[flow/config.mk]
export PLATFORM = sky130hd
export DESIGN_NAME = solution
export DESIGN_NICKNAME = solution
export VERILOG_FILES = /design/flow/design.v
export SDC_FILE = /design/flow/constraint.sdc
export NUM_CORES = 4
export LEC_CHECK = 0
export ABC_AREA = 1
export CAP_MARGIN = 20
export CORE_MARGIN = 2
export CORE_UTILIZATION = 72
export CTS_CLUSTER_DIAMETER = 163
export CTS_CLUSTER_SIZE = 97
export PLACE_DENSITY = 0.43
export SLEW_MARGIN = 20
export TNS_END_PERCENT = 5
[flow/constraint.sdc]
create_clock -name core_clock -period 59.5 [get_ports {clk}]
set_input_delay 11.9000 -clock core_clock [delete_from_list [all_inputs] [get_ports {clk}]]
set_output_delay 11.9000 -clock core_clock [all_outputs]
set_load 0.01 [all_outputs]
[flow/design.v]
`timescale 1ns/1ps
module solution (
    input clk,
    input rst,
    input row_valid,
    input [281:0] row_data,
    output reg [63:0] splitters_hit,
    output reg done
);
    localparam WIDTH = 141;
    localparam HEIGHT = 142;
    localparam ROW_BITS = 282;
    reg [31:0] y;
    reg [WIDTH-1:0] active_mask;
    reg [ROW_BITS-1:0] current_row_data;
    wire [WIDTH-1:0] next_active;
    wire [15:0]      row_hit_count;  
    genvar i;
    wire [WIDTH-1:0] effective_active;
    wire [WIDTH-1:0] is_split;
    wire [WIDTH-1:0] beam_throwing_left;  
    wire [WIDTH-1:0] beam_throwing_right;  
    wire [WIDTH-1:0] beam_passing_down;    
    generate
        for (i=0; i<WIDTH; i=i+1) begin : cells
            wire [1:0] code = current_row_data[2*i+1 : 2*i];
            assign is_split[i] = (code == 2'd1);
            wire is_source = (code == 2'd2);
            assign effective_active[i] = active_mask[i] | is_source;
            assign beam_throwing_left[i]  = effective_active[i] & is_split[i];
            assign beam_throwing_right[i] = effective_active[i] & is_split[i];
            assign beam_passing_down[i]   = effective_active[i] & (~is_split[i]);
        end
    endgenerate
    generate
        for (i=0; i<WIDTH; i=i+1) begin : routing
            wire from_left;
            wire from_right;
            wire from_up;
            if (i == 0) assign from_left = 0;
            else assign from_left = beam_throwing_right[i-1];  
            if (i == WIDTH-1) assign from_right = 0;
            else assign from_right = beam_throwing_left[i+1];  
            assign from_up = beam_passing_down[i];
            assign next_active[i] = from_left | from_right | from_up;
        end
    endgenerate
    reg [15:0] pop_count;
    integer k;
    always @(*) begin
        pop_count = 0;
        for (k=0; k<WIDTH; k=k+1) begin
            if (effective_active[k] && is_split[k]) begin
                pop_count = pop_count + 1;
            end
        end
    end
    always @(posedge clk) begin
        if (rst) begin
            y <= 0;
            active_mask <= 0;
            splitters_hit <= 0;
            done <= 0;
        end else begin
            if (!done && row_valid) begin
                splitters_hit <= splitters_hit + pop_count;
                active_mask <= next_active;
                if (y == HEIGHT - 1) begin
                    done <= 1;
                end else begin
                    y <= y + 1;
                end
            end
        end
    end
    always @(*) begin
        current_row_data = row_data;
    end
endmodule
[flow/run.sh]
#!/bin/bash
# the make line also repeats each setting of config.mk as NAME=value (left out here)
make -C /OpenROAD-flow-scripts/flow DESIGN_CONFIG=/design/flow/config.mk WORK_HOME=/design/flow/orfs CLKGATE_MAP_FILE= finish
==> COMMIT_EDITMSG, run 1 <==
Log flow metrics for this revision

* Status: did not finish
* Failing step: 5_1_grt
- First error: [ERROR GRT-0116] Global routing finished with congestion. Check the congestion regions in the DRC Viewer.
- Die Footprint: 81,090 um^2
- Per the GRT congestion report, total overflow comes to between 1,500 and 2,000.
- Yosys top cell by instances: sky130_fd_sc_hd__nand2_1
* Placement Rows: between 100 and 150
- The placement report lists the number of port buffers as between 300 and 400.
- Die extent in y: ~280 um
* Synth unique cells: roughly 56
* Count of yosys warnings during synthesis: 1
- Floorplan core area: 77,720 um^2
* Flip-flop and latch count after synthesis: about 240
- By area, the combinational part of the netlist is dominated by simple AND/OR/NAND/NOR gates.
- During I/O placement, the number of pins put on the boundary was ~350.
- Post-Synth Adder-Cell Area: approximately 3.6%
- Per the post-place timing report, worst setup slack is -31,900 ps.
- Post-synth area hogs: sky130_fd_sc_hd__nand2_1 (17%), sky130_fd_sc_hd__inv_1 (14%), sky130_fd_sc_hd__nand3_1 (11%)
- Overall global routing resource usage: between 70 and 80%
- Final GP Congestion: around 0.95
- Number of cells in the design after placement: about 13,000
- Share of synthesized area spent on multiplexers: 0%
- Share of flip-flops with an asynchronous set or reset after synthesis: 0%
* XORs/XNORs by Area: less than 1%
- Top-area cell share: 17.22%
- Total standard cell area after synthesis: approximately 57,000 um^2
* Commonest cells in the netlist: sky130_fd_sc_hd__nand2_1 (2,604), sky130_fd_sc_hd__inv_1 (2,096), sky130_fd_sc_hd__nor2_1 (1,275)
- Die width: about 280 um
* Level count of the clock H-tree: 1
- Sink count of the clock tree: around 240
* Clock buffers created by TritonCTS: 12
* Cells after Synth: approximately 11,000
* Core utilization at floorplan: ~73%
* Mapped Nets: approximately 11,000
- Commonest flop: sky130_fd_sc_hd__dfxtp_1
* Mean cell area of the mapped netlist: between 5 and 6 um^2
- Number of flops mapped to enable cells by yosys: 0
- Clk Tree Root Cell: sky130_fd_sc_hd__clkbuf_16
- Sequential-to-total area share from yosys stat: about 8.4%
* Number of cell instances after yosys synthesis: 10,678
- Simple-gate area share of the yosys netlist: between 60% and 70%
- Summed over all nets, the half-perimeter wirelength after detailed placement is ~160,000 um.
- Maximum clock insertion buffer count: 3
* Chip area line of the yosys report: around 57,000 um^2
- The cell-mix breakdown from Yosys lists the compound-gate area share as roughly 8.4%.
- Yosys top cell by area: sky130_fd_sc_hd__nand2_1
-- layer usage --
layer  GRT usage (%)  overflow
met4           79.51       433
met1           74.92        36
met3           62.57        47
met5           34.19         2
met2           101.4      1031
-- metrics by stage --
| stage | instance area, um^2 | hold slack, ps | power (mW) |
|---|---|---|---|
| floorplan | 57970 | 444.2 | 1.120 |
| detailed placement | 71620 | 473.6 | 1.620 |
| global placement | 71620 | 453.6 | 1.475 |
| CTS | 73100 | 496.7 | 1.832 |
-- what timing repair did --
| action | 4_1_cts |
|---|---|
| setup buffers | 55 |
| resized | 148 |
| hold buffers | 0 |
| pin swaps | 76 |
| setup endpoints to repair | 63 |
==> inputs of run 2 (changes only) <==
Settings changed: ABC_AREA 1 to 0, CAP_MARGIN 20 to 35, CELL_PAD_IN_SITES_GLOBAL_PLACEMENT from default to 2, CORE_MARGIN 2 to 5, CORE_UTILIZATION 72 to 44, CTS_CLUSTER_DIAMETER 163 to 214, CTS_CLUSTER_SIZE 97 to default, GPL_ROUTABILITY_DRIVEN from default to 1, MIN_ROUTING_LAYER from default to met2, PLACE_DENSITY 0.43 to 0.55, SETUP_SLACK_MARGIN from default to 5.0, SLEW_MARGIN 20 to 15, TNS_END_PERCENT 5 to default.
Clock period 59.5 ns to 60.4 ns, I/O delays scaled along.
==> run 2 against run 1 <==
Against the previous run: die size increased by 72%; now fails the layout checks on negative setup slack; synthesized area rose by 2.3%; synthesized cell count is 25% lower.
==> COMMIT_EDITMSG, run 2 <==
Store results of the implementation flow

- OpenROAD warnings: 36
* Count of endpoints failing setup in the final report: ~63
* Capture instance of the worst register-to-register path: splitters_hit[63]$_SDFFE_PP0P_
* Pre-CTS WS: -27,360 ps
- Compared with the post-synthesis result, the final layout area differs by 48.95%.
* Power in combinational cells: about 1.8 mW
- Per Yosys stat, the portion of area used by sequential elements is under 10%.
- The synthesized netlist devotes 3.674% of its cell area to adder and majority cells.
- Core utilization at floorplan: between 40 and 50%
- Worst hold path cell count: 2
- Synth unique cells: roughly 150
- Register share of total power: under 10%
- Per the OpenROAD floorplan log, the area of the die is 139,300 um^2.
* Share of flip-flops with an asynchronous set or reset after synthesis: 0%
- The number of cells on the worst reg-to-reg path is around 460.
- Maximum ir drop on the vdd rail: between 0.00003 and 0.00004 V
- The violated checks flagged are negative setup slack.
- The final timing report lists a max-slew violation count of 0.
- Number of vias per cell after detailed routing: about 7.6
- At floorplan, the net count of the design was reported as 8,415.
- Power group with the largest share: combinational cells
* Grt ovf: 0
- Launch instance of the worst min-delay path: splitters_hit[9]$_SDFFE_PP0P_
- Startpoint of the worst register-to-register path: active_mask[1]$_SDFFE_PP0P_
* Die extent in y: 373.2 um
* Max Freq: 11.63 MHz
- Per report_power, the Sequential row totals roughly 0.17 mW.
- In the post-synthesis netlist, the cell with the most instances is sky130_fd_sc_hd__nor2_1.
- TritonCTS built the clock tree.
- Largest fanout on the critical path: 4
* End of the worst hold path: splitters_hit[9]$_SDFFE_PP0P_
* Top-area cell share: between 10% and 20%
* Flip-flop and latch count after synthesis: 238
- Commonest flop: sky130_fd_sc_hd__dfxtp_1
* Clock slew at the register clock pins of the worst setup and hold paths: ~60 ps
- The die is ~370 um wide.
- Crit path required time: 60,940 ps
- Compound-gate portion of the synthesized area: a little under a fifth
- The script logs the mean routed wire length per placed instance as 16.68 um.
- Each instance of the synthesized netlist takes up on average approximately 7.3 um^2.
- After Yosys synthesis, and, or, nand and nor cells account for 32.72% of the synthesized area.
* Switching power share of the total: a little over two fifths
- Looking at the power breakdown, the clock network takes 12.3% of the total.
* Chip area line of the yosys report: about 58,000 um^2
* Worst Tran Pin Value: between 900 and 1000 ps
- On the worst path, the slowest cell contributes a delay of around 550 ps.
- The final weighted congestion recorded by global placement is 0.9641.
- Synthesis produced 7,969 cells.
* Count of endpoints failing hold in the final timing report: 0
- The portion of synthesized area spent on multiplexers is ~2.6%.
- Sorting the Yosys area breakdown by cell type puts at the top sky130_fd_sc_hd__xnor2_1.
- Total negative setup slack: -1,563,330 ps
- The synthesized netlist was found by Yosys to have about 8,000 cells.
* Remaining antenna violation count after routing: 0
- In this run the maximum-capacitance check reported violations numbering 0.
* Start-to-end type of the worst setup path: input pin to register
- The initial antenna violation count came to 0.
- The clock passes through at most 3 buffers.
- Half-perimeter wire length of the detailed placement result: 158,500 um
- Worst setup path start: row_data[6]
- In this run the standard cell core region covers ~130,000 um^2.
- Together, buffers and inverters on the worst path number 39.
* Combinational cell fraction of total power: between 80% and 90%
- Entering global routing, the biggest net connects roughly 80 pins.
* Worst-case headroom to the max-slew limit: about a third
* Total chip power: between 2 and 2.5 mW
- Path category of the worst min-delay check: register to register
* CP delay by family, top: adder cells
- Placement Rows: 133
* Endpoint type of the worst setup path: register
- Final min period: about 86,000 ps
- The critical path in the final layout is reported with a setup slack of -25,550 ps.
* Overall global routing resource usage: between 40% and 50%
- Input and output buffers added on the ports amount to approximately 350.
* Power dissipated by switching net loads: roughly 0.95 mW
- Clock skew on the completed layout was measured at between 60 and 70 ps.
- For this design, the sink count on the clock tree is between 200 and 250.
* Fin area: between 80,000 and 90,000 um^2
- Launching element type of the critical path: input pin
- Following the worst setup path forward leads to its endpoint at splitters_hit[63]$_SDFFE_PP0P_.
* Slowest cell on the critical path: sky130_fd_sc_hd__or4bb_1
- Worst EP arrival: between 80,000 and 90,000 ps
* Clock buffers created by TritonCTS: 38
- Cell with the most instances on the worst path: sky130_fd_sc_hd__ha_4
* Clock insertion delay at the later pin of the skew report: 690 ps
* Via count of the first global-routing pass: 98,534
- Final standard cell utilization of the core: between 60% and 70%
- Summing every instance area after synthesis gives about 58,000 um^2.
* Cell internal pwr: 1.228 mW
- The H-tree was split into 2 levels.
- For this block, the initial DRC count from the detailed router was around 15,000.
* Number of flops mapped to enable cells by yosys: 0
* Clk Tree Root Cell: sky130_fd_sc_hd__clkbuf_16
- The run finished, with violations left.
* Post-synth area hogs: sky130_fd_sc_hd__xnor2_1 (13%), sky130_fd_sc_hd__dfxtp_1 (8.2%), sky130_fd_sc_hd__xor2_1 (6.4%)
* Total of hold buffers inserted after clock tree synthesis: 0
- Dominant kind of combinational cell: simple AND/OR/NAND/NOR gates
* Wire length of the first global-routing pass: between 300,000 and 400,000 um
* Clock group power: roughly 0.27 mW
- For this design the top-level I/O count stands at 350.
- The placed instances occupy a cell area of 80,350 um^2.
- Drt drc: 0
* Pre-Repair DR Iteration Count: 12
* Count of yosys warnings during synthesis: 1
- Per the detailed-route log, wirelength across all metal layers totals 207,200 um.
- Cell leakage power: between 30 and 40 nW
- R2r setup slk: -14,260 ps
- Setup repair after global routing could not meet its margin everywhere.
- Final nets: 11,060
- The synthesized netlist devotes 30.73% of its cell area to XOR and XNOR gates.
- Pwr/cell area: between 20 and 30 nW/um^2
* Final clock period utilization by the worst path: 142.3%
- Vias post-DR: about 94,000
- Logic depth of the worst setup path including buffers: 455
* Commonest cells in the netlist: sky130_fd_sc_hd__nor2_1 (958), sky130_fd_sc_hd__xnor2_1 (893), sky130_fd_sc_hd__nand2_1 (850)
-- run 2: final cells by class --
class | instances | area, um^2
clock inverters | 18 | 369.1
inverters | 299 | 1130
well taps | 1755 | 2196
multi-input cells | 7203 | 54430
diodes | 25 | 62.56
clock buffers | 48 | 1059
fillers | 11529 | 44850
flip-flops and latches | 238 | 4765
repair buffers | 2834 | 22430
-- run 2: metrics by stage --
step	hold slack [ps]	std cells
2_1_floorplan	466.6	7969
3_3_place_gp	466.7	12058
3_5_place_dp	473.7	12060
4_1_cts	481.6	12315
5_1_grt	502.9	12395
6_report	476.6	12420
-- run 2: what timing repair did --
| item | in CTS | in global routing |
|---|---|---|
| buffers inserted | 189 | 76 |
| setup endpoints to repair | 63 | 63 |
| pin swaps | 133 | 258 |
| resized | 179 | 316 |
-- run 2: per-layer routing --
| layer | track usage (%) | vias up | share of wire (%) |
|---|---|---|---|
| li1 | - | 33449 | - |
| met1 | - | 33496 | 0 |
| met2 | 49.78 | 24339 | 51 |
| met3 | 57.03 | 2527 | 40 |
| met4 | 5.428 | 44 | 8.2 |
| met5 | 10.60 | - | 0.62 |
==> inputs of run 3 (changes only) <==
Settings changed: ABC_AREA 0 to 1, CAP_MARGIN 35 to 20, CELL_PAD_IN_SITES_GLOBAL_PLACEMENT 2 to default, CORE_MARGIN 5 to 2, CORE_UTILIZATION 44 to 58, CTS_CLUSTER_DIAMETER 214 to 233, GPL_ROUTABILITY_DRIVEN 1 to default, MIN_ROUTING_LAYER met2 to default, PLACE_DENSITY 0.55 to default, SETUP_SLACK_MARGIN 5.0 to default, SLEW_MARGIN 15 to 20, TNS_END_PERCENT from default to 5.
Clock period 60.4 ns to 54.4 ns, I/O delays scaled along.
==> run 3 against run 2 <==
Against the previous run: still fails the layout checks on negative setup slack; hold slack got worse by 1.1 ps; worst setup slack got worse by 4900 ps; via count fell by 24%; critical path depth rose by 75; largest cell class unchanged; highest routed layer unchanged; non-clock buffer count fell by 912; critical path type unchanged; final area fell by 9.8%; power rose by 2.4%; routed wire length fell by 20%; largest power group unchanged; clock skew fell by 28 ps.
==> COMMIT_EDITMSG, run 3 <==
Store results of the implementation flow

- Status: failed layout checks
* Layout Check Fail Reasons: negative setup slack
- Per the GRT log, the top usage layer is met2.
- Endpoint type of the worst setup path: register
- Top-area cell share: around 17%
- Before any placement, the netlist area is recorded as between 50,000 and 60,000 um^2.
- For reference, the critical path is launched at row_data[3].
- Flip-flop and latch count after synthesis: ~240
- By count the netlist is led by sky130_fd_sc_hd__nand2_1 (2,604), sky130_fd_sc_hd__inv_1 (2,096), sky130_fd_sc_hd__nor2_1 (1,275).
- Via count of the first global-routing pass: ~66,000
* Cell internal pwr: ~1.1 mW
* Crit path required time: roughly 55,000 ps
* Drt drc: 0
* Number of flops mapped to enable cells by yosys: 0
- Maximum clock insertion buffer count: 3
- The launch point of the worst register-to-register path is recorded as active_mask[1]$_SDFFE_PP0P_.
- Path category of the worst min-delay check: register to register
- Per the CTS log, the root buffer master is sky130_fd_sc_hd__clkbuf_16.
* Launch instance of the worst min-delay path: active_mask[92]$_SDFFE_PP0P_
- The capture point of the worst register-to-register path is recorded as splitters_hit[27]$_SDFFE_PP0P_.
- Post-detailed-placement cell area: 73,850 um^2
- Die Footprint: 100,400 um^2
- Share of synthesized area spent on multiplexers: 0%
- After technology mapping, the gate count stands at 10,678.
* Commonest flop: sky130_fd_sc_hd__dfxtp_1
- between 300 and 400 I/O pins were placed.
- Routed len/inst: 11.90 um
* Mapped Nets: approximately 11,000
- Count of cells along the worst register-to-register path: approximately 530
* Final nets: 13,024
* Count of endpoints failing hold in the final timing report: 0
- Yosys top cell by area: sky130_fd_sc_hd__nand2_1
- The count of cells in the finished layout, fillers not included, comes to ~14,000.
- Die extent in y: between 300 and 400 um
* PortBufs: between 300 and 400
- Sequential power for this build is ~0.19 mW.
- Share of flip-flops with an asynchronous set or reset after synthesis: 0%
* GR met2 Demand/Resource: 59.38%
* Count of routing violations after the opening detailed-route iteration: roughly 3,300
* Start-to-end type of the worst setup path: input pin to register
- STA shows the worst min-delay path finishing at active_mask[92]$_SDFFE_PP0P_.
- In this run, flip-flops and latches consume about 8.6% of the power.
- Yosys top cell by instances: sky130_fd_sc_hd__nand2_1
- The first global-routing pass estimated approximately 270,000 um of wire.
- Crit path capture: splitters_hit[27]$_SDFFE_PP0P_
- Along the worst path, the maximum fanout reaches 5.
- The switching component of the power was reported as between 1 and 1.5 mW.
* Number of filler cells placed in the layout: approximately 7,400
- Initial antenna violation count: 13
- Of all power groups, the one with the highest power is combinational cells.
- The area recorded from the Yosys report for this design is about 57,000 um^2.
* Core utilization at floorplan: slightly below 60%
- Routing resource usage on met1 recorded by global route was between 30% and 40%.
- Vias post-DR: 71,136
* RSZ-0062 raised after global routing: yes
* Slowest Stage Delay on Critical Path: roughly 300 ps
- The wire-length estimate of the detail-placed layout is 130,100 um.
- Cell with the most instances on the worst path: sky130_fd_sc_hd__ha_4
- The routed design shows a via density per instance of approximately 5.
- On the worst setup and hold paths after CTS, the clock-pin slew comes to 60 ps.
* Final standard cell utilization of the core: approximately four fifths
- Post-Synth Adder-Cell Area: roughly 3.6%
* Pre-CTS WS: -33,860 ps
* Final clock period utilization by the worst path: 156.0%
* Compound-gate portion of the synthesized area: under 10%
* Maximum number of pins on one net before global-route repair: 108
- Cell leakage power: roughly 37 nW
* XORs/XNORs by Area: less than 1%
- After detailed placement, the design holds a cell count of roughly 14,000.
- Logic depth of the worst setup path including buffers: around 530
- Worst hold path cell count: 2
- The timing report gives the worst reg2reg path a setup slack of -20,370 ps.
- Clock power share: between 10% and 20%
- The first detailed-routing pass took 7 iterations.
- Warnings reported by Yosys during synthesis add up to 1.
- Grt ovf: 0
- CP Buf/Inv Count: 113
- Worst Tran Pin Value: ~900 ps
- Level count of the clock H-tree: 2
* Sequential-to-total area share from yosys stat: under 10%
- Per the STA report, the cell with the highest stage delay on the worst path is sky130_fd_sc_hd__ha_1.
- Global routing used around 2.7% of the available met3 tracks.
* Combinational cell fraction of total power: between 80 and 90%
* Fin area: 77,940 um^2
- Clock tree synthesis found a total of 238 sinks.
* Worst-case headroom to the max-slew limit: approximately two fifths
- In this run the power density over the cells is roughly 29 nW/um^2.
- The final timing report derives a shortest allowable period of approximately 85,000 ps.
- Maximum ir drop on the vdd rail: a little over 0.00003 V
* Mean cell area of the mapped netlist: approximately 5.3 um^2
- Final GP Congestion: ~0.92
* Layout overhead on the synthesized area: 37.32%
- Post-synth area hogs: sky130_fd_sc_hd__nand2_1 (17%), sky130_fd_sc_hd__inv_1 (14%), sky130_fd_sc_hd__nand3_1 (11%)
- Setup violations remaining at the end of the flow were counted as about 63.
* Switching power share of the total: approximately half
- The post-CTS hold buffer count recorded in the log is 0.
- Per the post-route antenna check, the number of violating nets is 0.
- The arrival time of data at the worst endpoint is listed as ~85,000 ps.
* Floorplan core area: between 90,000 and 100,000 um^2
- Between clock sinks in the finished design, the worst skew comes to between 30 and 40 ps.
* Overall global routing resource usage: between 30% and 40%
* Max_cap viols: 0
- On the critical path the largest part of the delay comes from simple AND/OR/NAND/NOR gates.
- Dominant kind of combinational cell: simple AND/OR/NAND/NOR gates
- For reference, simple AND, OR, NAND and NOR cells occupy ~64% of the area reported after synthesis.
- Clock latency on the worst-skew pair, taken at its later pin, is between 600 and 700 ps.
- The netlist uses between 50 and 60 different library cells.
- Warnings raised by the tools during the run amount to 36.
- Placement Rows: between 100 and 150
- CTS tree: yes
- Worst Slack Setup Final: -30,440 ps
- From left edge to right edge, the die measures 316.8 um.
- Combinational power for this build is ~1.8 mW.
- In this run, power in the clock network comes to ~0.25 mW.
* Clock buffers created by TritonCTS: 36
- Launching element type of the critical path: input pin
* Final wirelength: roughly 170,000 um
- Total count of max-transition violations in the final report: 0
* Max Freq: approximately 12 MHz
- After synthesis, the design contains about 11,000 cells according to Yosys.
## run 3: repair_timing
action,4_1_cts,5_1_grt
gates resized,127,350
endpoints found under the setup margin,63,63
buffers inserted,44,65
pin swaps,81,201
## run 3: stage by stage
stage / total power, mW / setup TNS [ps] / hold slack, ps
finish: 2.236 / -1884390 / 475.5
global route: 2.436 / -2056030 / 516.6
CTS: 2.053 / -1983280 / 476.0
detailed placement: 1.742 / -2098720 / 467.7
global placement: 1.661 / -1946230 / 455.7
floorplan: 1.225 / -1825760 / 444.2
## run 3: layer usage
layer | routed length (um) | part of all wire, %
met3 | 5827 | 3.5
met4 | 5017 | 3.0
met1 | 68500 | 41
met5 | 26 | 0.016
met2 | 85930 | 52
## run 3: area by class of cell
cell class	instances	area, um^2	area share [%]
clock buffers	50	1023	1.313
well taps	1276	1597	2.048
repair buffers	1922	15360	19.71
diodes	13	32.53	0.04174
multi-input cells	8210	46710	59.93
clock inverters	13	175.2	0.2247
flip-flops and latches	238	4765	6.113
inverters	2170	8278	10.62
==> inputs of run 4 (changes only) <==
Settings changed: ABC_AREA 1 to default, CORE_UTILIZATION 58 to 71, CTS_CLUSTER_DIAMETER 233 to default, TNS_END_PERCENT 5 to 70.
Clock period 54.4 ns to 100.0 ns, I/O delays scaled along.
==> run 4 against run 3 <==
Against the previous run: now clean on timing, DRC and antenna; synthesized area increased by 2.3%; sequential power decreased by 47%; clock skew decreased by 21 ps; critical path depth decreased by 65; clock power decreased by 47%; worst setup slack improved by 33000 ps; synthesized cell count decreased by 25%; clock-buffer cell count decreased by 17; combinational power decreased by 59%; sequential share of layout area increased by 1.0 points; critical path type unchanged.
==> COMMIT_EDITMSG, run 4 <==
Store results of the implementation flow

- Maximum number of pins on one net before global-route repair: roughly 99
- The critical path's slowest stage uses the library cell sky130_fd_sc_hd__or4bb_1.
- Yosys mapped a number of flops with a built-in enable equal to 0.
- According to the timing report, the data required time at the worst endpoint equals 100,510 ps.
* Pre-Repair DR Iteration Count: 8
* Largest fanout on the critical path: 5
- In the hold timing report, the worst path depth is 2.
- For this run, the number of standard cells in the final layout without fillers is between 9,000 and 10,000.
* Crit path capture: splitters_hit[63]$_SDFFE_PP0P_
- Summed over all sequential cells, the power is around 0.10 mW.
- Count of endpoints failing setup in the final report: 0
- Clock insertion delay at the later pin of the skew report: between 600 and 700 ps
- Yosys top cell by area: sky130_fd_sc_hd__xnor2_1
- Overall global routing resource usage: 37.73%
- Sink count of the clock tree: 238
- For this run, the share of the core covered by cells in the final layout is 82.69%.
- In this run the critical register-to-register path is launched from active_mask[0]$_SDFFE_PP0P_.
- The most common cell in the synthesized netlist is sky130_fd_sc_hd__nor2_1.
- Final wirelength: 175,600 um
* Level count of the clock H-tree: 1
- Chip area line of the yosys report: between 50,000 and 60,000 um^2
- Floorplan core area: 80,680 um^2
- Register share of total power: around a tenth
- Worst Tran Pin Value: around 1200 ps
- After synthesis, flip-flops and latches occupy under 10% of the total area.
- Power dissipated by switching net loads: between 0.4 and 0.5 mW
- Count of yosys warnings during synthesis: 1
- Grt ovf: 0
- Summing the areas of all compound-gate instances in the mapped netlist gives 18.43% of the synthesized area.
- Placement Rows: roughly 100
- The finished design was reported to have a net count of approximately 8,800.
- In the synthesized netlist, mux cells make up ~2.6% of the area.
- Via count of the first global-routing pass: between 50,000 and 60,000
* Count of cells along the worst register-to-register path: between 400 and 500
- The mapped netlist covers slightly below 60,000 um^2.
- In this run the register-to-register setup slack is approximately 22,000 ps.
- The number of nets handed over by synthesis was between 8,000 and 9,000.
* Status: no timing/DRC/antenna violations
- Final clock period utilization by the worst path: 97.59%
- Nets still carrying antenna violations after routing amount to 0.
- Port buffering added about 350 buffers.
- Cell with the most instances on the worst path: sky130_fd_sc_hd__ha_1
- Summing all multi-input logic gate instances after layout gives roughly 53,000 um^2.
- Number of filler cells placed in the layout: roughly 5,400
- Endpoints failing hold in the final report were tallied at 0.
* Dominant kind of combinational cell: simple AND/OR/NAND/NOR gates
- The share of total power dissipated in the clock network is 13.7%.
* End of the worst hold path: splitters_hit[11]$_SDFFE_PP0P_
- In this run the critical register-to-register path is captured at splitters_hit[63]$_SDFFE_PP0P_.
* Drt drc: 0
- Count of routing violations after the opening detailed-route iteration: between 5,000 and 6,000
- Top-area cell share: roughly 13%
* Maximum clock insertion buffer count: 3
* Worst-case headroom to the max-slew limit: a little under a fifth
- Logic depth of the worst setup path including buffers: 465
- Max Freq: just over 10 MHz
- Synth unique cells: about 150
- Path category of the worst min-delay check: register to register
- STA classifies the critical path endpoint as a register.
- Measured along the y axis, the die boundary spans ~290 um.
- FF/Latch Area: between 4000 and 5000 um^2
- Final GP Congestion: ~0.98
- After detailed placement, the design holds a cell count of approximately 9,300.
- Cell internal power was estimated by the tool at 0.4984 mW.
- Power in combinational cells: 0.736 mW
* Launching element type of the critical path: input pin
- Number of top-level pins: roughly 350
- The first global-routing pass estimated about 280,000 um of wire.
* Total count of max-transition violations in the final report: 0
- Sorting the synthesized cells by area gives the leading types as sky130_fd_sc_hd__xnor2_1 (13%), sky130_fd_sc_hd__dfxtp_1 (8.2%), sky130_fd_sc_hd__xor2_1 (6.4%).
* Half-perimeter wire length of the detailed placement result: about 130,000 um
* Post-Synth Adder-Cell Area: under 10%
- The worst-case IR drop observed on VDD is about 0.000028 V.
* Commonest cells in the netlist: sky130_fd_sc_hd__nor2_1 (958), sky130_fd_sc_hd__xnor2_1 (893), sky130_fd_sc_hd__nand2_1 (850)
* Maximum clock skew at final layout: 18.81 ps
- OpenROAD warnings: 32
- The group that draws the most power in this run is combinational cells.
* Clk Tree Root Cell: sky130_fd_sc_hd__clkbuf_16
* CTS tree: yes
- Initial antenna violation count: 18
* Number of vias per cell after detailed routing: about 6.5
* Commonest flop: sky130_fd_sc_hd__dfxtp_1
* Layout overhead on the synthesized area: 14.95%
- Core utilization at floorplan: just over 70%
* Cells after Synth: 7,969
- Slowest Stage Delay on Critical Path: around 540 ps
- According to the timing report, the critical path is launched from row_data[1].
* Pwr/cell area: around 15 nW/um^2
- Broken down by cell family, the worst path's largest delay share belongs to adder cells.
- The power report lists the clock group at 0.133 mW.
- Start-to-end type of the worst setup path: input pin to register
- CP Buf/Inv Count: 31
- Simple-gate area share of the yosys netlist: roughly 33%
* Clock buffers created by TritonCTS: 31
- Worst EP arrival: between 90,000 and 100,000 ps
* Die width: ~290 um
* Flip-flop and latch count after synthesis: 238
- Final min period: slightly below 100,000 ps
- Switching power share of the total: 48.68%
- Clock slew at the register clock pins of the worst setup and hold paths: around 70 ps
- The share of total power dissipated in combinational logic is 75.8%.
* Total of hold buffers inserted after clock tree synthesis: 0
- Launch instance of the worst min-delay path: splitters_hit[11]$_SDFFE_PP0P_
* Mean cell area of the mapped netlist: around 7.3 um^2
- Max_cap viols: 0
- In this run the static leakage power is roughly 24 nW.
- Per the detail_route report, routed wire per instance is about 19 um.
* Number of cell instances after yosys synthesis: 7,969
* Vias post-DR: around 61,000
* Share of flip-flops with an asynchronous set or reset after synthesis: 0%
* Die Footprint: 84,040 um^2
- XORs/XNORs by Area: between 30% and 40%
[run 4: final cells by class]
class | instances | share of cell area (%)
diodes | 16 | 0.06001
clock inverters | 24 | 0.5495
flip-flops and latches | 238 | 7.142
multi-input cells | 7203 | 79.25
well taps | 1060 | 1.988
repair buffers | 603 | 8.134
clock buffers | 33 | 1.189
inverters | 299 | 1.690
[run 4: through the flow]
stage	setup TNS, ps	setup slack (ps)	power, mW	hold WS (ps)	instance area (um^2)
floorplan	0	55.21	0.5475	466.6	58050
global placement	-19770	-886.0	0.6639	461.3	63080
detailed placement	-174530	-3929	0.6848	472.5	63080
CTS	0	2.103	0.8476	480.7	64840
global route	-62670	-1599	1.040	507.9	66710
finish	0	2410	0.9711	480.0	66720
[run 4: routing by layer]
layer  up-vias  global-route usage [%]  wire (um)
met5         -                       0         69
met4        10                   14.39       7909
met3       580                   4.013      12150
met2      2562                   65.44      83420
met1     29140                   48.13      72100
li1      29207                       -          -
[run 4: timing repair]
action / CTS / global route
setup endpoints to repair: 59 / 63
pin swaps: 36 / 166
buffers inserted: 27 / 72
gates resized: 110 / 240
==> inputs of run 5 (changes only) <==
Settings changed: ABC_AREA from default to 0, CAP_MARGIN 20 to 40, CELL_PAD_IN_SITES_DETAIL_PLACEMENT from default to 1, CELL_PAD_IN_SITES_GLOBAL_PLACEMENT from default to 3, CORE_ASPECT_RATIO from default to 1.12, CORE_MARGIN 2 to 3, CORE_UTILIZATION 71 to 56, CTS_CLUSTER_DIAMETER from default to 384, CTS_CLUSTER_SIZE from default to 24, GPL_TIMING_DRIVEN from default to 0, HOLD_SLACK_MARGIN from default to 0.05, MAX_ROUTING_LAYER from default to met4, MIN_ROUTING_LAYER from default to met1, PLACE_DENSITY from default to 0.36, SETUP_SLACK_MARGIN from default to -2.0, SLEW_MARGIN 20 to 40, TNS_END_PERCENT 70 to 40.
Clock period 100.0 ns to 78.8 ns, I/O delays scaled along.
==> run 5 against run 4 <==
Against the previous run: the flow now stops in 3_1_place_gp_skip_io; die size is 28% higher; synthesized cell count stayed put; synthesized area did not move.
==> COMMIT_EDITMSG, run 5 <==
Log flow metrics for this revision

- The run stopped with a tool error.
- Failing step: 3_1_place_gp_skip_io
- First error: [ERROR GPL-0301] Utilization 127.692 % exceeds 100%.
* Synth unique cells: 151
- According to the floorplan log, the row count is roughly 120.
* Floorplan core area: just over 100,000 um^2
- Mean cell area of the mapped netlist: 7.283 um^2
- For reference, the top cells by count after synthesis are sky130_fd_sc_hd__nor2_1 (958), sky130_fd_sc_hd__xnor2_1 (893), sky130_fd_sc_hd__nand2_1 (850).
* Core utilization at floorplan: between 50% and 60%
- Per the synthesis report, the simple-gate share of the synthesized area is 32.72%.
- Die width: ~310 um
- Per the synth stats, the flop cell with the highest instance count is sky130_fd_sc_hd__dfxtp_1.
- Counting every instance in the synthesized netlist gives ~8,000.
- The area recorded from the Yosys report for this design is 58,040 um^2.
* Post-Synth Adder-Cell Area: approximately 3.7%
- Grouping non-sequential cells by family puts the most area in simple AND/OR/NAND/NOR gates.
* Yosys top cell by area: sky130_fd_sc_hd__xnor2_1
* Share of synthesized area spent on multiplexers: ~2.6%
* Post-synth area hogs: sky130_fd_sc_hd__xnor2_1 (13%), sky130_fd_sc_hd__dfxtp_1 (8.2%), sky130_fd_sc_hd__xor2_1 (6.4%)
- Sorting the synthesis cell report by count puts at the top sky130_fd_sc_hd__nor2_1.
- Per Yosys stat, the portion of area used by sequential elements is slightly above 8%.
- Counting the warning lines in the Yosys log gives 1.
- The die is 346.7 um tall.
* XORs/XNORs by Area: between 30% and 40%
- In this run the cell area of the synthesized design comes to ~58,000 um^2.
- The synthesis report gives the async set-or-reset register share as 0%.
- Yosys mapped a number of flops with a built-in enable equal to 0.
- Synthesis produced a netlist with a net count of roughly 8,400.
- In the Yosys report the total cell count is approximately 8,000.
- Per the synthesis report, the AND-OR/OR-AND share of the synthesized area is around 18%.
- The overall die size recorded for this design is about 110,000 um^2.
- Per the synth log, the flip-flop and latch total comes to ~240.
- The top cell type by area accounts for about 13% of the synthesized area.
==> inputs of run 6 (changes only) <==
Settings changed: CAP_MARGIN 40 to 20, CELL_PAD_IN_SITES_DETAIL_PLACEMENT 1 to default, CELL_PAD_IN_SITES_GLOBAL_PLACEMENT 3 to default, CORE_ASPECT_RATIO 1.12 to default, CORE_MARGIN 3 to 2, CORE_UTILIZATION 56 to 72, CTS_CLUSTER_DIAMETER 384 to 192, CTS_CLUSTER_SIZE 24 to 46, GPL_TIMING_DRIVEN 0 to default, HOLD_SLACK_MARGIN 0.05 to default, MAX_ROUTING_LAYER met4 to default, MIN_ROUTING_LAYER met1 to default, PLACE_DENSITY 0.36 to default, PLACE_DENSITY_LB_ADDON from default to 0.2, SLEW_MARGIN 40 to 20, TNS_END_PERCENT 40 to default.
Clock period 78.8 ns to 94.8 ns, I/O delays scaled along.
==> run 6 against run 5 <==
Against the previous run: the flow stops in 5_1_grt; die size fell by 23%; synthesized cell count did not move; synthesized area did not move.
==> COMMIT_EDITMSG, run 6 <==
Log flow metrics for this revision

- The run stopped with a tool error.
- Failing step: 5_1_grt
* Maximum clock insertion buffer count: 3
- Share of flip-flops with an asynchronous set or reset after synthesis: 0%
- Level count of the clock H-tree: 1
* Clock buffers created by TritonCTS: 10
- Post-Synth Adder-Cell Area: under 10%
- Floorplan core area: 80,160 um^2
* Share of synthesized area spent on multiplexers: 2.606%
- Commonest flop: sky130_fd_sc_hd__dfxtp_1
* Half-perimeter wire length of the detailed placement result: about 140,000 um
* Post-synth area hogs: sky130_fd_sc_hd__xnor2_1 (13%), sky130_fd_sc_hd__dfxtp_1 (8.2%), sky130_fd_sc_hd__xor2_1 (6.4%)
* Post-detailed-placement cell area: 66,650 um^2
- Per the CTS log, the root buffer master is sky130_fd_sc_hd__clkbuf_16.
- Counting tap cells, the placed design contains a total of 9,753 instances.
- Per the Yosys statistics, synthesis produced approximately 8,000 cells.
* Yosys top cell by area: sky130_fd_sc_hd__xnor2_1
- Sink count of the clock tree: between 200 and 250
- Die extent in y: 287.9 um
- Pre-CTS WS: -5875 ps
- Total of hold buffers inserted after clock tree synthesis: 0
- Of the total synthesized cell area, the portion taken by AND-OR and OR-AND cells is between 10% and 20%.
* Synth unique cells: 151
- At floorplan, the net count of the design was reported as roughly 8,400.
* Flip-flop and latch count after synthesis: between 200 and 250
- Placement Rows: between 100 and 150
- Final GP Congestion: 0.9919
- Yosys mapped a number of flops with a built-in enable equal to 0.
- The warning tally printed by Yosys for this design is 1.
- The mapped netlist covers 58,040 um^2.
- Per the post-synthesis report, the number of cells in the design is 7,969.
- Die width: 287.9 um
- Top-area cell share: between 10% and 20%
- As logged by OpenROAD, the buffers inserted on ports number 349.
- Core utilization at floorplan: 72.40%
- Number of top-level pins: 350
- Chip area line of the yosys report: about 58,000 um^2
- Die Footprint: roughly 83,000 um^2
* Dominant kind of combinational cell: simple AND/OR/NAND/NOR gates
- Sequential-to-total area share from yosys stat: 8.210%
- sky130_fd_sc_hd__nor2_1 is the most common cell in the netlist.
- XORs/XNORs by Area: between 30% and 40%
- In this run, the synthesized area fraction spent on and/or/nand/nor cells is recorded as 32.72%.
- The commonest cells after synthesis are sky130_fd_sc_hd__nor2_1 (958), sky130_fd_sc_hd__xnor2_1 (893), sky130_fd_sc_hd__nand2_1 (850).
- Mean cell area of the mapped netlist: 7.283 um^2
## run 6: what timing repair did
item	in CTS
gates resized	97
gates cloned	0
setup endpoints to repair	63
buffers inserted	71
hold endpoints to repair	0
pin swaps	74
==> inputs of run 7 (changes only) <==
Settings changed: ABC_AREA 0 to default, CORE_UTILIZATION 72 to 40, CTS_CLUSTER_DIAMETER 192 to default, CTS_CLUSTER_SIZE 46 to default, PLACE_DENSITY_LB_ADDON 0.2 to default, SETUP_SLACK_MARGIN -2.0 to default.
Clock period 94.8 ns to 55.6 ns, I/O delays scaled along.
==> run 7 against run 6 <==
Against the previous run: now fails the layout checks on negative setup slack; die size is 79% higher; synthesized area stayed put; synthesized cell count stayed put.
==> COMMIT_EDITMSG, run 7 <==
Store results of the implementation flow

* Chip area line of the yosys report: ~58,000 um^2
- Maximum ir drop on the vdd rail: roughly 0.000037 V
- Number of vias per cell after detailed routing: 5.238
- Worst Tran Pin Value: around 970 ps
* Launching element type of the critical path: input pin
- Total count of max-transition violations in the final report: 0
* Logic depth of the worst setup path including buffers: 455
* CTS tree: yes
- Crit path required time: ~56,000 ps
- Seq power: ~0.18 mW
* Switching power share of the total: a little over two fifths
* Placement Rows: around 140
* Largest fanout on the critical path: 5
- Fill cells in the final layout number 12,993.
* Total standard cell area after synthesis: roughly 58,000 um^2
- Power dissipated by switching net loads: around 0.95 mW
- Clock group power: around 0.24 mW
* Number of cells in the design after placement: about 12,000
* Pre-Repair DR Iteration Count: 8
* Total of hold buffers inserted after clock tree synthesis: 0
- Drt drc: 0
- Per the OpenROAD floorplan log, the height of the die is just under 400 um.
- For this design, Yosys synthesis ends with a cell count of between 7,000 and 8,000.
- Power in combinational cells: around 1.8 mW
* XORs/XNORs by Area: 30.73%
* Number of top-level pins: between 300 and 400
- End of the worst hold path: splitters_hit[5]$_SDFFE_PP0P_
- Per the placement log, port buffering inserted 349 buffers.
- Level count of the clock H-tree: 2
- Setup repair after global routing could not meet its margin everywhere.
- The global routing report lists combined usage of all routing layers as about a quarter.
* Half-perimeter wire length of the detailed placement result: approximately 160,000 um
- Hold analysis shows the worst path with a depth of 2.
* Maximum clock skew at final layout: about 33 ps
* Count of cells along the worst register-to-register path: between 400 and 500
- Endpoints failing hold in the final report were tallied at 0.
- Per the synth stats, the proportion of register bits with asynchronous set or reset is 0%.
* Share of synthesized area spent on multiplexers: ~2.6%
- Final standard cell utilization of the core: between 60% and 70%
* Final wirelength: 194,900 um
- Initial antenna violation count: 16
- Start-to-end type of the worst setup path: input pin to register
* Post-Synth Adder-Cell Area: around 3.7%
- Worst EP arrival: between 80,000 and 90,000 ps
- CP Buf/Inv Count: 34
* Top-area cell share: between 10% and 20%
* Layout Cells excl Fill: roughly 13,000
* Synth unique cells: between 150 and 200
- Looking at the power breakdown, combinational cells take about four fifths of the total.
* Power group with the largest share: combinational cells
* Floorplan core area: 143,800 um^2
- Sequential-to-total area share from yosys stat: between 8 and 9%
- Crit path capture: splitters_hit[58]$_SDFFE_PP0P_
- Die width: around 380 um
- Final min period: 84,250 ps
* Cell with the most instances on the worst path: sky130_fd_sc_hd__ha_4
* Total negative setup slack: -1,767,700 ps
- After layout, the design draws a total of roughly 2.2 mW.
- Worst setup path start: row_data[1]
* Path category of the worst min-delay check: register to register
- Worst-case headroom to the max-slew limit: between 30% and 40%
* Slowest cell on the critical path: sky130_fd_sc_hd__or4_4
* Compound-gate portion of the synthesized area: between 10% and 20%
- Timing analysis after detailed placement gives a worst setup slack of -30,780 ps.
- Endpoint type of the worst setup path: register
- The run finished, with violations left.
* Slowest Stage Delay on Critical Path: slightly below 600 ps
- Per the summary, power density relative to cell area is ~25 nW/um^2.
- The synthesis report lists the Yosys warning total as 1.
- The floorplan step records an initial core utilization of between 40 and 50%.
* Cells after Synth: 7,969
- The share of total power dissipated in the clock network is 11.0%.
* Number of flops mapped to enable cells by yosys: 0
- Final GP Congestion: between 0.9 and 1
* Maximum number of pins on one net before global-route repair: between 100 and 150
- Mapped Nets: around 8,400
* Remaining antenna violation count after routing: 0
- Grt ovf: 0
- Post-route period utilization is reported as 151.5%.
- The average instance in the mapped netlist occupies ~7.3 um^2.
- After synthesis the netlist holds a flip-flop and latch count of 238.
- After clock tree synthesis, the clock-pin slew on the worst setup and hold paths is around 60 ps.
* Register share of total power: a little over 8%
- The number of clock sinks came to between 200 and 250.
- Yosys top cell by area: sky130_fd_sc_hd__xnor2_1
* Cell leakage power: 35.95 nW
- The highest clock rate this design can be run at is around 12 MHz.
- Dominant kind of combinational cell: simple AND/OR/NAND/NOR gates
- After floorplanning, the die was sized to cover 148,200 um^2.
* Count of routing violations after the opening detailed-route iteration: roughly 3,000
* Clock buffers created by TritonCTS: 36
- Vias post-DR: ~66,000
* CP delay by family, top: adder cells
- Via count of the first global-routing pass: 64,751
* Commonest cells in the netlist: sky130_fd_sc_hd__nor2_1 (958), sky130_fd_sc_hd__xnor2_1 (893), sky130_fd_sc_hd__nand2_1 (850)
* Startpoint of the worst register-to-register path: active_mask[0]$_SDFFE_PP0P_
- Commonest flop: sky130_fd_sc_hd__dfxtp_1
* Launch instance of the worst min-delay path: splitters_hit[5]$_SDFFE_PP0P_
- Across all setup checks in the final design, the least slack found is -28,650 ps.
* Post-synth area hogs: sky130_fd_sc_hd__xnor2_1 (13%), sky130_fd_sc_hd__dfxtp_1 (8.2%), sky130_fd_sc_hd__xor2_1 (6.4%)
- Relative to the synthesized area, the layout overhead comes to 49.21%.
- R2r setup slk: -18,320 ps
- Max_cap viols: 0
* Capture instance of the worst register-to-register path: splitters_hit[58]$_SDFFE_PP0P_
- Count of endpoints failing setup in the final report: 63
- Clk Tree Root Cell: sky130_fd_sc_hd__clkbuf_16
* Maximum clock insertion buffer count: 3
- Clock insertion delay at the later pin of the skew report: between 600 and 700 ps
- Summing the areas of all and, or, nand and nor instances in the mapped netlist gives around a third of the synthesized area.
- OpenROAD warnings: approximately 41
- Cell internal power was estimated by the tool at 1.253 mW.
- The violated checks flagged are negative setup slack.
* Wire length of the first global-routing pass: ~310,000 um
- For this run the top cell type by instance count after synthesis was sky130_fd_sc_hd__nor2_1.
- Final nets: about 11,000
* Routed len/inst: 15.43 um
## run 7: area by class of cell
cell class	instances	area, um^2	area share [%]
clock buffer	47	1012	1.169
sequential	238	4765	5.502
clock inverter	19	217.7	0.2514
antenna	14	35.03	0.04045
timing repair buffer	2908	22860	26.40
tap	1903	2381	2.749
multi-input combinational	7203	54200	62.59
inverter	299	1127	1.302
## run 7: timing repair
action / 4_1_cts / 5_1_grt
setup buffers: 117 / 87
endpoints found under the setup margin: 63 / 63
gates resized: 89 / 335
hold endpoints to repair: 0 / 0
pin swaps: 102 / 317
## run 7: routing by layer
layer / global-route usage [%] / share of wire (%)
met5: 0 / 0.021
met3: 2.152 / 3.2
met2: 45.02 / 49
met1: 31.77 / 46
met4: 6.850 / 2.6
## run 7: through the flow
| step | hold slack [ps] | cell area [um^2] |
|---|---|---|
| 2_1_floorplan | 466.6 | 58960 |
| 3_3_place_gp | 476.2 | 81640 |
| 3_5_place_dp | 483.4 | 81640 |
| 4_1_cts | 492.7 | 84200 |
| 5_1_grt | 512.8 | 86590 |
| 6_report | 483.6 | 86600 |
==> inputs of run 8 (changes only) <==
Settings changed: ABC_AREA from default to 1, CELL_PAD_IN_SITES_GLOBAL_PLACEMENT from default to 3, CORE_ASPECT_RATIO from default to 1.23, CORE_UTILIZATION 40 to 66, CTS_CLUSTER_DIAMETER from default to 365, CTS_CLUSTER_SIZE from default to 56, MAX_ROUTING_LAYER from default to met5, PLACE_DENSITY from default to 0.52, SLEW_MARGIN 20 to 0, TNS_END_PERCENT from default to 65.
Clock period 55.6 ns to 154.0 ns, I/O delays scaled along.
==> run 8 against run 7 <==
Against the previous run: the flow now stops in 3_1_place_gp_skip_io; die size decreased by 40%; synthesized cell count increased by 34%; synthesized area decreased by 2.2%.
==> COMMIT_EDITMSG, run 8 <==
Log flow metrics for this revision

- From bottom edge to top edge, the die measures around 330 um.
- In this run the biggest area consumer among cell types represents between 10% and 20% of the synthesized area.
- Summing the sequential cell areas from Yosys gives roughly 8.4% of the chip area.
- Synth unique cells: between 50 and 60
- The run stopped with a tool error.
* Post-synth area hogs: sky130_fd_sc_hd__nand2_1 (17%), sky130_fd_sc_hd__inv_1 (14%), sky130_fd_sc_hd__nand3_1 (11%)
* Number of flops mapped to enable cells by yosys: 0
- The region available for standard cell placement spans ~85,000 um^2.
* Commonest flop: sky130_fd_sc_hd__dfxtp_1
* Placement Rows: 119
* Count of yosys warnings during synthesis: 1
* Die width: between 200 and 300 um
- Commonest cells in the netlist: sky130_fd_sc_hd__nand2_1 (2,604), sky130_fd_sc_hd__inv_1 (2,096), sky130_fd_sc_hd__nor2_1 (1,275)
- Chip area line of the yosys report: 56,760 um^2
- Number of cell instances after yosys synthesis: about 11,000
- Yosys reported a register bit count of around 240.
- According to the floorplan report, the total die area is ~88,000 um^2.
- Core utilization at floorplan: about two thirds
- Of the post-synthesis cell area, the part taken by muxes is 0%.
* Compound-gate portion of the synthesized area: 8.370%
- The flow stopped in 3_1_place_gp_skip_io.
- By area, the combinational part of the netlist is dominated by simple AND/OR/NAND/NOR gates.
- After Yosys synthesis, full adders, half adders and majority gates account for 3.562% of the synthesized area.
- When the netlist entered floorplanning its net count stood at between 10,000 and 15,000.
- Share of flip-flops with an asynchronous set or reset after synthesis: 0%
- Yosys top cell by instances: sky130_fd_sc_hd__nand2_1
* XORs/XNORs by Area: 0.4166%
- Simple-gate area share of the yosys netlist: about 64%
- Before any placement, the netlist area is recorded as about 57,000 um^2.
- Counting every instance in the synthesized netlist gives 10,678.
* Yosys top cell by area: sky130_fd_sc_hd__nand2_1
* First error: [ERROR GPL-0301] Utilization 175.689 % exceeds 100%.
- After synthesis, the mean cell area works out to between 5 and 6 um^2.
==> inputs of run 9 (changes only) <==
Settings changed: CELL_PAD_IN_SITES_GLOBAL_PLACEMENT 3 to default, CORE_ASPECT_RATIO 1.23 to 1.1, CORE_UTILIZATION 66 to 71, CTS_CLUSTER_DIAMETER 365 to 78, CTS_CLUSTER_SIZE 56 to 74, GPL_ROUTABILITY_DRIVEN from default to 0, HOLD_SLACK_MARGIN from default to 0.22, MAX_ROUTING_LAYER met5 to default, MIN_ROUTING_LAYER from default to met2, PLACE_DENSITY 0.52 to 0.93, SLEW_MARGIN 0 to 20, TNS_END_PERCENT 65 to 95.
Clock period 154.0 ns to 95.0 ns, I/O delays scaled along.
==> run 9 against run 8 <==
Against the previous run: the flow stops in 5_1_grt; die size fell by 7.0%; synthesized cell count did not move; synthesized area unchanged.
==> COMMIT_EDITMSG, run 9 <==
Log flow metrics for this revision

- Per Yosys stat, the portion of area used by sequential elements is 8.394%.
- Number of flops mapped to enable cells by yosys: 0
- Number of cell instances after yosys synthesis: between 10,000 and 15,000
- XORs/XNORs by Area: 0.4166%
- Per the synthesis report, the simple-gate share of the synthesized area is between 60 and 70%.
- Post-detailed-placement cell area: 64,440 um^2
- The die is ~300 um tall.
- First error: [ERROR GRT-0232] Routing congestion too high. Check the congestion heatmap in the GUI.
- Mean cell area of the mapped netlist: between 5 and 6 um^2
* Level count of the clock H-tree: 1
* Floorplan core area: ~80,000 um^2
- Of all flip-flops after synthesis, the portion carrying an async set or reset was 0%.
- ~350 I/O pins were placed.
* Chip area line of the yosys report: around 57,000 um^2
- Mapped Nets: ~11,000
* Commonest flop: sky130_fd_sc_hd__dfxtp_1
* Cells after Synth: around 11,000
- The clock drives 238 sinks.
- Total standard cell area after synthesis: 56,760 um^2
- The flow did not finish.
- Placement Rows: 108
- The HPWL after detailed placement is between 100,000 and 150,000 um.
- For this run the top cell type by instance count after synthesis was sky130_fd_sc_hd__nand2_1.
* Compound-gate portion of the synthesized area: roughly 8.4%
* Maximum clock insertion buffer count: 3
- In this run the full chip footprint comes out at 82,220 um^2.
* Post-Synth Adder-Cell Area: 3.562%
- Synth unique cells: 56
* Count of yosys warnings during synthesis: 1
* Pre-CTS WS: -4603 ps
* Commonest cells in the netlist: sky130_fd_sc_hd__nand2_1 (2,604), sky130_fd_sc_hd__inv_1 (2,096), sky130_fd_sc_hd__nor2_1 (1,275)
- For this run, the total global-route usage over all layers was measured as between 70% and 80%.
- Top-area cell share: approximately 17%
* Post-synth area hogs: sky130_fd_sc_hd__nand2_1 (17%), sky130_fd_sc_hd__inv_1 (14%), sky130_fd_sc_hd__nand3_1 (11%)
* Share of synthesized area spent on multiplexers: 0%
- For this configuration, the core starts out at a cell density of between 70% and 80%.
- Sorting the Yosys area breakdown by cell type puts at the top sky130_fd_sc_hd__nand2_1.
* PortBufs: 349
* Dominant kind of combinational cell: simple AND/OR/NAND/NOR gates
- Clock buffers created by TritonCTS: 25
- Die width: about 270 um
- Grt ovf: between 150 and 200
* Clk Tree Root Cell: sky130_fd_sc_hd__clkbuf_16
- It got as far as 5_1_grt and failed there.
* Flip-flop and latch count after synthesis: about 240
## run 9: layer usage
layer | overflow | GRT usage (%)
met1 | - | -
met2 | 44 | 80.86
met3 | 68 | 76.81
met4 | 61 | 46.17
met5 | 20 | 33.10
## run 9: stage by stage
stage	hold WS, ps	TNS [ps]	instances	utilization [%]
after floorplan	444.2	0	10678	-
after global placement	458.8	-73970	12324	81.52
after detailed placement	470.1	-249560	12324	81.52
after CTS	483.8	-204250	12378	83.13
## run 9: timing repair
| item | CTS |
|---|---|
| buffers inserted | 10 |
| endpoints found under the setup margin | 63 |
| gates cloned | 0 |
| hold buffers | 0 |
| pin swaps | 20 |
| gates resized | 60 |
==> inputs of run 10 (changes only) <==
Settings changed: CORE_ASPECT_RATIO 1.1 to default, CORE_UTILIZATION 71 to 59, CTS_CLUSTER_DIAMETER 78 to default, CTS_CLUSTER_SIZE 74 to 97, GPL_ROUTABILITY_DRIVEN 0 to default, HOLD_SLACK_MARGIN 0.22 to default, MIN_ROUTING_LAYER met2 to default, PLACE_DENSITY 0.93 to default, PLACE_DENSITY_LB_ADDON from default to 0.01, TNS_END_PERCENT 95 to default.
Clock period 95.0 ns to 67.3 ns, I/O delays scaled along.
==> run 10 against run 9 <==
Against the previous run: now fails the layout checks on negative setup slack; die size is 20% higher; synthesized area stayed put; synthesized cell count stayed put.
==> COMMIT_EDITMSG, run 10 <==
Store results of the implementation flow

- Count of endpoints failing hold in the final timing report: 0
- Post-Synth Adder-Cell Area: between 3 and 4%
- Setup repair after global routing could not meet its margin everywhere.
- Switching power share of the total: approximately 50%
- Layout Cells excl Fill: between 10,000 and 15,000
- Number of filler cells placed in the layout: a little over 7,000
* Simple-gate area share of the yosys netlist: between 60% and 70%
* Number of top-level pins: around 350
- Synth unique cells: roughly 56
- After detailed routing, the total wire length is roughly 170,000 um.
* Cell leakage power: between 30 and 40 nW
* R2r setup slk: -7230 ps
* Post-detailed-placement cell area: between 70,000 and 80,000 um^2
* Cell internal pwr: 0.9132 mW
* Wire length of the first global-routing pass: approximately 260,000 um
- Of the post-synthesis cell area, the part taken by muxes is 0%.
- With fillers left out, the area of the finished cells amounts to ~77,000 um^2.
- Per report_power, the Sequential row totals roughly 0.16 mW.
- The critical path crosses roughly 530 cells after its start point.
- Status: failed layout checks
* Total standard cell area after synthesis: between 50,000 and 60,000 um^2
- Compared with the post-synthesis result, the final layout area differs by 34.94%.
- For this run, the leading register cell type out of synthesis is sky130_fd_sc_hd__dfxtp_1.
* Crit path capture: splitters_hit[55]$_SDFFE_PP0P_
- Pre-CTS WS: -23,530 ps
* Start-to-end type of the worst setup path: input pin to register
* Clock group power: 0.210 mW
- Maximum clock insertion buffer count: 3
- CP delay by family, top: simple AND/OR/NAND/NOR gates
- Per report_power, the Combinational row totals 1.50 mW.
- The pin closest to its max-slew limit shows a slew of 1177 ps.
* Max_cap viols: 0
* Worst hold path cell count: 2
- Post-synth area hogs: sky130_fd_sc_hd__nand2_1 (17%), sky130_fd_sc_hd__inv_1 (14%), sky130_fd_sc_hd__nand3_1 (11%)
- In this run the core area contains around 110 standard-cell rows.
* Cells after Synth: around 11,000
- In the global route stage, met3 resource usage came out at around 2.7%.
* Final clock period utilization by the worst path: 129.5%
- Overall global routing resource usage: between 20% and 30%
- Looking at the critical path, the single cell with the biggest stage delay is sky130_fd_sc_hd__or3_4.
- Chip area line of the yosys report: 56,760 um^2
* Gr busiest metal: met2
- The longest incremental delay of any stage on the critical path is reported as ~370 ps.
- Entering global routing, the biggest net connects around 190 pins.
- Count of cells along the worst register-to-register path: ~530
- Endpoint type of the worst setup path: register
- Counting every net in the synthesized netlist gives 11,124.
- After layout, the worst setup slack is -19,870 ps.
- Register share of total power: under 10%
* Cell with the most instances on the worst path: sky130_fd_sc_hd__ha_4
- Final nets: 12,691
- Across the VDD grid, the largest voltage drop is 0.00002877 V.
* Worst setup path start: row_data[3]
* Core utilization at floorplan: between 50% and 60%
* Count of yosys warnings during synthesis: 1
- STA puts the critical path data required time at approximately 68,000 ps.
* Worst EP arrival: ~88,000 ps
- Final standard cell utilization of the core: approximately four fifths
- The most critical hold endpoint after final layout shows a slack of about 500 ps.
* Total negative setup slack: -1,218,560 ps
- The layout checks failed on negative setup slack.
- Power dissipated by switching net loads: approximately 0.95 mW
- Routed len/inst: between 10 and 15 um
- Total power normalized to cell area comes to 24.36 nW/um^2.
- Flip-flop and latch count after synthesis: roughly 240
- The synthesized netlist devotes 8.370% of its cell area to compound gates.
- Launching element type of the critical path: input pin
- Share of flip-flops with an asynchronous set or reset after synthesis: 0%
* Final min period: ~87,000 ps
- Count of routing violations after the opening detailed-route iteration: approximately 3,900
* Met1 Track Usage GR: around a third
- Detailed placement ended at an HPWL of ~120,000 um.
- Count of endpoints failing setup in the final report: 63
- Power group with the largest share: combinational cells
- The clock arrives with about 37 ps of skew.
- GR met2 Demand/Resource: 57.37%
- For the worst-skew pair, the clock arrives at the later sink with an insertion delay of between 600 and 700 ps.
* PortBufs: roughly 350
- Worst-case headroom to the max-slew limit: a little over a fifth
- Capture instance of the worst register-to-register path: splitters_hit[55]$_SDFFE_PP0P_
- Along the critical path, the tally of buffer and inverter instances is approximately 120.
* Clock slew at the register clock pins of the worst setup and hold paths: roughly 60 ps
- Die Footprint: 98,700 um^2
* CTS tree: yes
- STA reports the tightest min-delay check as being of type register to register.
- Clock buffers created by TritonCTS: 36
- The clock drives between 200 and 250 sinks.
- Initial antenna violation count: 14
* Launch instance of the worst min-delay path: active_mask[21]$_SDFFE_PP0P_
- A synthesized cell averages 5.316 um^2.
- Combinational cell fraction of total power: between 80 and 90%
- Die extent in y: roughly 310 um
- Clock power share: 11.2%
- Recorded from the global router log, the overflow total was 0.
- The area fraction of the largest cell type after synthesis is 17.22%.
* Via count of the first global-routing pass: roughly 64,000
- In this run the critical register-to-register path is launched from active_mask[1]$_SDFFE_PP0P_.
- The path with the worst hold slack has its endpoint at active_mask[21]$_SDFFE_PP0P_.
- Power comes to approximately 1.9 mW.
* Total count of max-transition violations in the final report: 0
* Dominant kind of combinational cell: simple AND/OR/NAND/NOR gates
- Once detail routing completed, the nets flagged for antenna violations numbered 0.
- The routed layout has just over 70,000 vias.
- Largest fanout on the critical path: 4
* Die width: 314.2 um
- Max Freq: around 11 MHz
- Drt drc: 0
* Sequential-to-total area share from yosys stat: 8.394%
- Ranked by instance count, the synthesized netlist is headed by sky130_fd_sc_hd__nand2_1 (2,604), sky130_fd_sc_hd__inv_1 (2,096), sky130_fd_sc_hd__nor2_1 (1,275).
* Yosys top cell by area: sky130_fd_sc_hd__nand2_1
- In this run, synthesis inferred 0 flip-flops with an integrated enable.
* Final GP Congestion: between 0.9 and 1
- In this run, placement finished with an instance count of 13,308.
- The tree is rooted in a sky130_fd_sc_hd__clkbuf_16.
- The routed design shows a via density per instance of a little over 5.
- According to the floorplan report, the placeable core area is between 90,000 and 100,000 um^2.
- By instance count, the leading cell after synthesis is sky130_fd_sc_hd__nand2_1.
- The iteration count recorded for the first detailed-route pass is 8.
* Level count of the clock H-tree: 2
- For reference, XOR and XNOR gates occupy less than 1% of the area reported after synthesis.
* Number of cell instances after yosys synthesis: about 11,000
- OpenROAD emitted warnings numbering 37.
run 10: final cells by class:
| cell class | count | area, um^2 | share of cell area, % |
|---|---|---|---|
| multi-input combinational | 8210 | 47730 | 62.32 |
| inverter | 2170 | 8300 | 10.84 |
| sequential | 238 | 4765 | 6.221 |
| clock inverter | 18 | 261.5 | 0.3414 |
| tap | 1265 | 1583 | 2.067 |
| timing repair buffer | 1589 | 12940 | 16.90 |
| clock buffer | 44 | 980.9 | 1.281 |
| antenna | 9 | 22.52 | 0.02941 |
run 10: layer usage:
metal,up-vias,part of all wire (%)
li1,36781,-
met1,31560,41
met2,1539,51
met3,475,4.3
met4,14,3.6
met5,-,0.053
run 10: repair_timing:
| item | 4_1_cts | 5_1_grt |
|---|---|---|
| pin swaps | 86 | 260 |
| hold buffers | 0 | 0 |
| endpoints found under the setup margin | 63 | 63 |
| buffers inserted | 67 | 104 |
| resized | 117 | 561 |
==> inputs of run 11 (changes only) <==
Settings changed: ABC_AREA 1 to 0, CORE_UTILIZATION 59 to 58, CTS_CLUSTER_DIAMETER from default to 247, CTS_CLUSTER_SIZE 97 to default, PLACE_DENSITY_LB_ADDON 0.01 to default, SETUP_SLACK_MARGIN from default to 5.0, TNS_END_PERCENT from default to 5.
Clock period 67.3 ns to 53.8 ns, I/O delays scaled along.
==> run 11 against run 10 <==
Against the previous run: the layout still fails its checks (negative setup slack); final cell count fell by 11%; die size is 4.0% higher; first-iteration DRC count up 65%; clock-buffer cell count rose by 1; hold slack gained 7.0 ps; flip-flop count unchanged; power grew 34%; via count increased by 3.0%; sequential power up 21%; largest power group unchanged; highest routed layer unchanged.
==> COMMIT_EDITMSG, run 11 <==
Store results of the implementation flow

* Maximum clock skew at final layout: 32.93 ps
- Number of flops mapped to enable cells by yosys: 0
* Sink count of the clock tree: between 200 and 250
- Global routing finished with a remaining overflow of 0.
- Logic depth of the worst setup path including buffers: around 470
- Post-synth the commonest register cell is sky130_fd_sc_hd__dfxtp_1.
* Total count of max-transition violations in the final report: 0
* Layout Check Fail Reasons: negative setup slack
* Compound-gate portion of the synthesized area: around 18%
- Capture instance of the worst register-to-register path: splitters_hit[62]$_SDFFE_PP0P_
- The registers of the reported paths see a clock transition of around 60 ps.
- In this run the vertical extent of the chip is ~320 um.
* OpenROAD warnings: roughly 40
- On the worst path, the slowest cell contributes a delay of between 600 and 700 ps.
- Cell with the most instances on the worst path: sky130_fd_sc_hd__ha_4
- Max Freq: 11.50 MHz
* Number of top-level pins: 350
- The first detailed-routing pass took 9 iterations.
* Half-perimeter wire length of the detailed placement result: 155,800 um
* Maximum ir drop on the vdd rail: roughly 0.000057 V
- Per the breakdown, switching nets consume between 40% and 50% of all power.
* Count of cells along the worst register-to-register path: around 460
* Floorplan core area: about 100,000 um^2
- Setup slack on the critical path of the routed design comes to -33,150 ps.
- Count of routing violations after the opening detailed-route iteration: roughly 6,300
* Mapped Nets: roughly 8,400
- After layout, the worst path uses 161.6% of the clock period.
- At the pin with the least slew margin, the transition time is ~1100 ps.
* Post-synth area hogs: sky130_fd_sc_hd__xnor2_1 (13%), sky130_fd_sc_hd__dfxtp_1 (8.2%), sky130_fd_sc_hd__xor2_1 (6.4%)
- Clk Tree Root Cell: sky130_fd_sc_hd__clkbuf_16
- The synthesized instance count is ~8,000.
* Share of synthesized area spent on multiplexers: 2.606%
* Combinational cell fraction of total power: a little over 80%
* Max_cap viols: 0
- Register share of total power: 7.6%
* Vias post-DR: ~72,000
- Launching element type of the critical path: input pin
- Final min period: 86,950 ps
- Clock latency on the worst-skew pair, taken at its later pin, is about 640 ps.
- Path category of the worst min-delay check: register to register
* Level count of the clock H-tree: 2
* Initial antenna violation count: 15
- Per STA, the worst path accumulates the most delay in the family adder cells.
- The cell area that synthesis handed to floorplanning was 58,040 um^2.
- Final standard cell utilization of the core: 86.48%
* Top-area cell share: 13.48%
* Routed len/inst: 18.42 um
- Logged for this run, the post-placement worst setup slack is -33,080 ps.
- The synthesis stat section lists a flop and latch total of approximately 240.
- For this design, Yosys synthesis ends with a cell count of ~8,000.
- Counting endpoints that fail hold in the final report gives 0.
- PortBufs: ~350
* Crit path capture: splitters_hit[62]$_SDFFE_PP0P_
- Wire length of the first global-routing pass: 321,600 um
- Seq power: between 0.15 and 0.2 mW
- Sequential cells were found to cover between 8 and 9% of the synthesized design area.
- RSZ-0062 raised after global routing: yes
* CP Buf/Inv Count: 40
- Between the synthesized netlist and the finished layout, the area growth was recorded as 48.58%.
- Across all register-to-register paths, the minimum setup slack is -23,200 ps.
- The largest part of the power goes to combinational cells.
- sky130_fd_sc_hd__nor2_1 is the most common cell in the netlist.
- The run finished, with violations left.
- Number of vias per cell after detailed routing: approximately 6.0
* Worst hold path cell count: 2
* XORs/XNORs by Area: a little under a third
- Entering global routing, the biggest net connects approximately 100 pins.
- Worst-case headroom to the max-slew limit: 27.51%
- End of the worst hold path: splitters_hit[13]$_SDFFE_PP0P_
- In the power breakdown, the internal column shows about 1.4 mW.
* Placement Rows: 116
- Post-Synth Adder-Cell Area: about 3.7%
- Start-to-end type of the worst setup path: input pin to register
- The initial utilization of the core area, before any placement, comes to approximately three fifths.
- Wires add up to 222,100 um.
- The most critical hold endpoint after final layout shows a slack of ~500 ps.
- Synth unique cells: between 150 and 200
- Total of hold buffers inserted after clock tree synthesis: 0
* Chip area line of the yosys report: roughly 58,000 um^2
- Endpoint type of the worst setup path: register
- Worst EP arrival: a little under 90,000 ps
- The via count of the first global-routing pass is 68,723.
- Fin area: about 86,000 um^2
- The report shows a maximum critical-path fanout of 4.
- Mean cell area of the mapped netlist: about 7.3 um^2
- The synthesized design spends more area on one cell type than any other, namely sky130_fd_sc_hd__xnor2_1.
* Final nets: 11,159
- The data required time reported for the critical path is ~54,000 ps.
- CTS tree: yes
* Post-detailed-placement cell area: 81,080 um^2
- Slowest cell on the critical path: sky130_fd_sc_hd__nor2_1
- The combinational power reported by the tool is around 2.0 mW.
- Pwr/cell area: between 20 and 30 nW/um^2
- Total chip power: between 2 and 2.5 mW
* Remaining antenna violation count after routing: 0
- Worst setup path start: row_data[3]
- Share of flip-flops with an asynchronous set or reset after synthesis: 0%
* Drt drc: 0
* Clock buffers created by TritonCTS: 35
* Count of yosys warnings during synthesis: 1
- Maximum clock insertion buffer count: 3
* Commonest cells in the netlist: sky130_fd_sc_hd__nor2_1 (958), sky130_fd_sc_hd__xnor2_1 (893), sky130_fd_sc_hd__nand2_1 (850)
- Cell leakage power: around 36 nW
- Startpoint of the worst register-to-register path: active_mask[1]$_SDFFE_PP0P_
- Summed over the clock group, the power is between 0.2 and 0.3 mW.
- Dominant kind of combinational cell: simple AND/OR/NAND/NOR gates
- Die width: 320.3 um
* Final GP Congestion: around 0.94
* Power dissipated by switching net loads: about 1.1 mW
- For this run, the final setup violation count is recorded as between 60 and 70.
* Clock power share: between 10% and 20%
- Overall global routing resource usage: 36.61%
- Die Footprint: between 100,000 and 150,000 um^2
- Simple-gate area share of the yosys netlist: ~33%
- Launch instance of the worst min-delay path: splitters_hit[13]$_SDFFE_PP0P_
[run 11: per-stage QoR]
step / TNS, ps / instances
after floorplan: -1842520 / 7969
after global placement: -1847050 / 11781
after detailed placement: -2027290 / 11781
after CTS: -1920650 / 11942
after global routing: -2213220 / 12045
final: -2036330 / 12054
[run 11: metal layers]
| layer | global-route usage, % | routed length [um] |
|---|---|---|
| met1 | 44.43 | 86940 |
| met2 | 65.87 | 106400 |
| met3 | 4.010 | 15890 |
| met4 | 14.37 | 12800 |
| met5 | 0 | 53 |
[run 11: area by class of cell]
class                      instances  area [um^2]
sequential                       238         4765
inverter                         299         1127
fill                            5784        13480
timing repair buffer            2936        23040
tap                             1298         1624
clock buffer                      45        963.4
multi-input combinational       7203        54380
antenna                           18        45.04
clock inverter                    17        285.3
[run 11: repair_timing]
item / CTS / global route
setup endpoints to repair: 63 / 63
resized: 98 / 360
pin swaps: 91 / 314
setup buffers: 99 / 94
Power and IR drop assume default switching activity.
